## exp/harbor
==> flow/design.v (excerpt) <==
module iir_variable_filter
#(
    parameter DATA_IN_WIDTH  = 16,
    parameter DATA_OUT_WIDTH = 32,
    parameter TAP_WIDTH      = 16,
    parameter FF_TAP_COUNT   = 4,
    parameter FB_TAP_COUNT   = 3,
    parameter NUM_LP_FILTERS = 20
)
(
    input  wire                               clk,
    input  wire                               reset_n,
    input  wire        [8:0]                  filter_index,
    input  wire signed [DATA_IN_WIDTH-1:0]    data_in,
    output wire signed [DATA_OUT_WIDTH-1:0]   data_out
);
For scale: roughly 8600 cells after synthesis, roughly 59 I/O pins.
Settings: LEC_CHECK=0, ABC_AREA=1, CAP_MARGIN=5, CORE_ASPECT_RATIO=0.68, CORE_MARGIN=2, CORE_UTILIZATION=72, CTS_CLUSTER_DIAMETER=238, CTS_CLUSTER_SIZE=99, HOLD_SLACK_MARGIN=-0.09, PLACE_DENSITY=0.62, SETUP_SLACK_MARGIN=2.16, SLEW_MARGIN=20, TNS_END_PERCENT=5; clock period 8.3 ns.
run.sh (not shown) runs the stock make flow with config.mk's settings and CLKGATE_MAP_FILE=.
Final checks on exp/harbor, whose flow otherwise completed, came back failing, citing setup timing.
[inputs] exp/nickel vs exp/harbor
Settings: CORE_ASPECT_RATIO: 0.68 -> unset; CTS_CLUSTER_DIAMETER: 238 -> 396; HOLD_SLACK_MARGIN: -0.09 -> unset; CAP_MARGIN: 5 -> 20; PLACE_DENSITY: 0.62 -> 0.42; SETUP_SLACK_MARGIN: 2.16 -> unset; the clock period (ns, I/O delays scaled along): 8.3 -> 8.18.
Findings:
- Status exp/nickel: flow complete, layout not clean - setup timing
- On final cell utilization of the core: exp/nickel sits above exp/harbor.
- Going from exp/harbor to exp/nickel, via count of the first global-routing pass higher; total wire length after detailed routing fell by 13 mm; fraction of the cycle the final worst path needs rose by 1.7 points; number of buffers inserted by post-CTS setup repair now sits higher; logic depth of the worst setup path including buffers decreased by about 12% relative to the old numbers.
- Delta(wire length per cell, exp/nickel - exp/harbor) < 0
- exp/harbor has a lower non-clock buffer count than exp/nickel.
- Against exp/harbor, area of the core region in exp/nickel fell slightly.
- The via total after detailed routing was comparable across exp/harbor and exp/nickel.
## Diff of input files: exp/willow against exp/nickel
Settings: a deleted CTS_CLUSTER_DIAMETER that had been 396; a deleted CTS_CLUSTER_SIZE that had been 99; a deleted ABC_AREA that had been 1; a change of CORE_UTILIZATION from 72 to 68; a deleted PLACE_DENSITY that had been 0.42; a deleted TNS_END_PERCENT that had been 5; a change of the clock period (ns, I/O delays scaled along) from 8.18 to 6.81.
Findings:
Relative to exp/nickel, the via count measured on exp/willow has decreased by more than 10%. exp/nickel was smaller in final cell area than exp/willow. Each of exp/nickel and exp/willow falls short of a clean finish. | relative area of clock buffers and inverters in the final design | exp/nickel vs exp/willow | ≈ equal |. Summary of exp/willow over exp/nickel: wire length on met3 now smaller, critical path depth has decreased.

* * *

pepper:
iir_variable_filter again, from the RTL that the note above started with.
==> flow/config.mk <==
export PLATFORM = sky130hd
export DESIGN_NAME = iir_variable_filter
export DESIGN_NICKNAME = iir_variable_filter
export VERILOG_FILES = /design/flow/design.v
export SDC_FILE = /design/flow/constraint.sdc
export NUM_CORES = 4
export LEC_CHECK = 0
export ABC_AREA = 0
export CAP_MARGIN = 20
export CORE_MARGIN = 2
export CORE_UTILIZATION = 72
export CTS_CLUSTER_DIAMETER = 396
export CTS_CLUSTER_SIZE = 99
export PLACE_DENSITY = 0.42
export SETUP_SLACK_MARGIN = 2.39
export SLEW_MARGIN = 20
export TNS_END_PERCENT = 5
==> flow/constraint.sdc <==
create_clock -name core_clock -period 8.18 [get_ports {clk}]
set_input_delay 1.6360 -clock core_clock [delete_from_list [all_inputs] [get_ports {clk}]]
set_output_delay 1.6360 -clock core_clock [all_outputs]
set_load 0.01 [all_outputs]
Layout checks on pepper: not met. Flow itself completed; violations: negative setup slack.
Modified inputs, lagoon compared to pepper
Settings: CTS_CLUSTER_DIAMETER removed (was 396); TNS_END_PERCENT removed (was 5); CORE_UTILIZATION changed from 72 to 64; SETUP_SLACK_MARGIN removed (was 2.39); CTS_CLUSTER_SIZE removed (was 99); ABC_AREA removed (was 0); PLACE_DENSITY removed (was 0.42); the clock period (ns, I/O delays scaled along) changed from 8.18 to 4.77.
==> comparison <==
- lagoon ended with more final weighted congestion of routability-driven global placement than pepper.
- Looking at critical path arrival, lagoon sits below pepper.
- Taking pepper as the reference, in lagoon detailed-route DRC error count held, buffering overhead climbed 1.1 points, HPWL after detailed placement -about 1.5%, die area shows an increase of 12%.
- Re count of buffers not belonging to the clock network in the layout: lagoon is 8.9% up on pepper.
- Of the two values seen for highest-delay cell along the critical path, sky130_fd_sc_hd__fa_2 was produced by lagoon and sky130_fd_sc_hd__fa_1 by pepper.
- Ran to the end and failed final checks on negative setup slack: lagoon.
Relative to lagoon, the following input files were edited for quartz:
Settings: CORE_UTILIZATION: 64 -> 65; the clock period (ns, I/O delays scaled along): 4.77 -> 16.0.
==> comparison <==
- The final layout from quartz, which completed every stage, passed the timing, DRC and antenna checks at the end of the flow.
- Changes observed in quartz relative to lagoon: global routing met1 resource utilization went down by 2.6 points.
- Cell count: quartz lower than lagoon
--- input diff quartz..violet ---
Settings: swapping 65 for 71 in CORE_UTILIZATION; putting HOLD_SLACK_MARGIN at -0.09 where nothing was set; swapping 16.0 for 12.5 in the clock period (ns, I/O delays scaled along).
--- outcome ---
Compared with quartz, in violet final core utilization moved up; all-layer global routing usage moved up.
violet: share of the final layout cell area in sequential cells 0.26 points below quartz
Every stage of violet finished as expected; the final checks, on the other hand, flagged negative setup slack, which means the layout fails.
Compared with quartz, post-route cell area in violet increased by a little under 10%.
Where routed via count is concerned, quartz is better than violet.
Final non-filler cell total grows by a few percent when moving from quartz to violet.
Compared to quartz, violet has post-detailed-routing wire length about 8% higher.
Min weighted congestion reported at the end of routability-driven placement across violet and quartz: quartz
From quartz to violet the numbers moved as follows: hold slack climbed 0.11 ns.
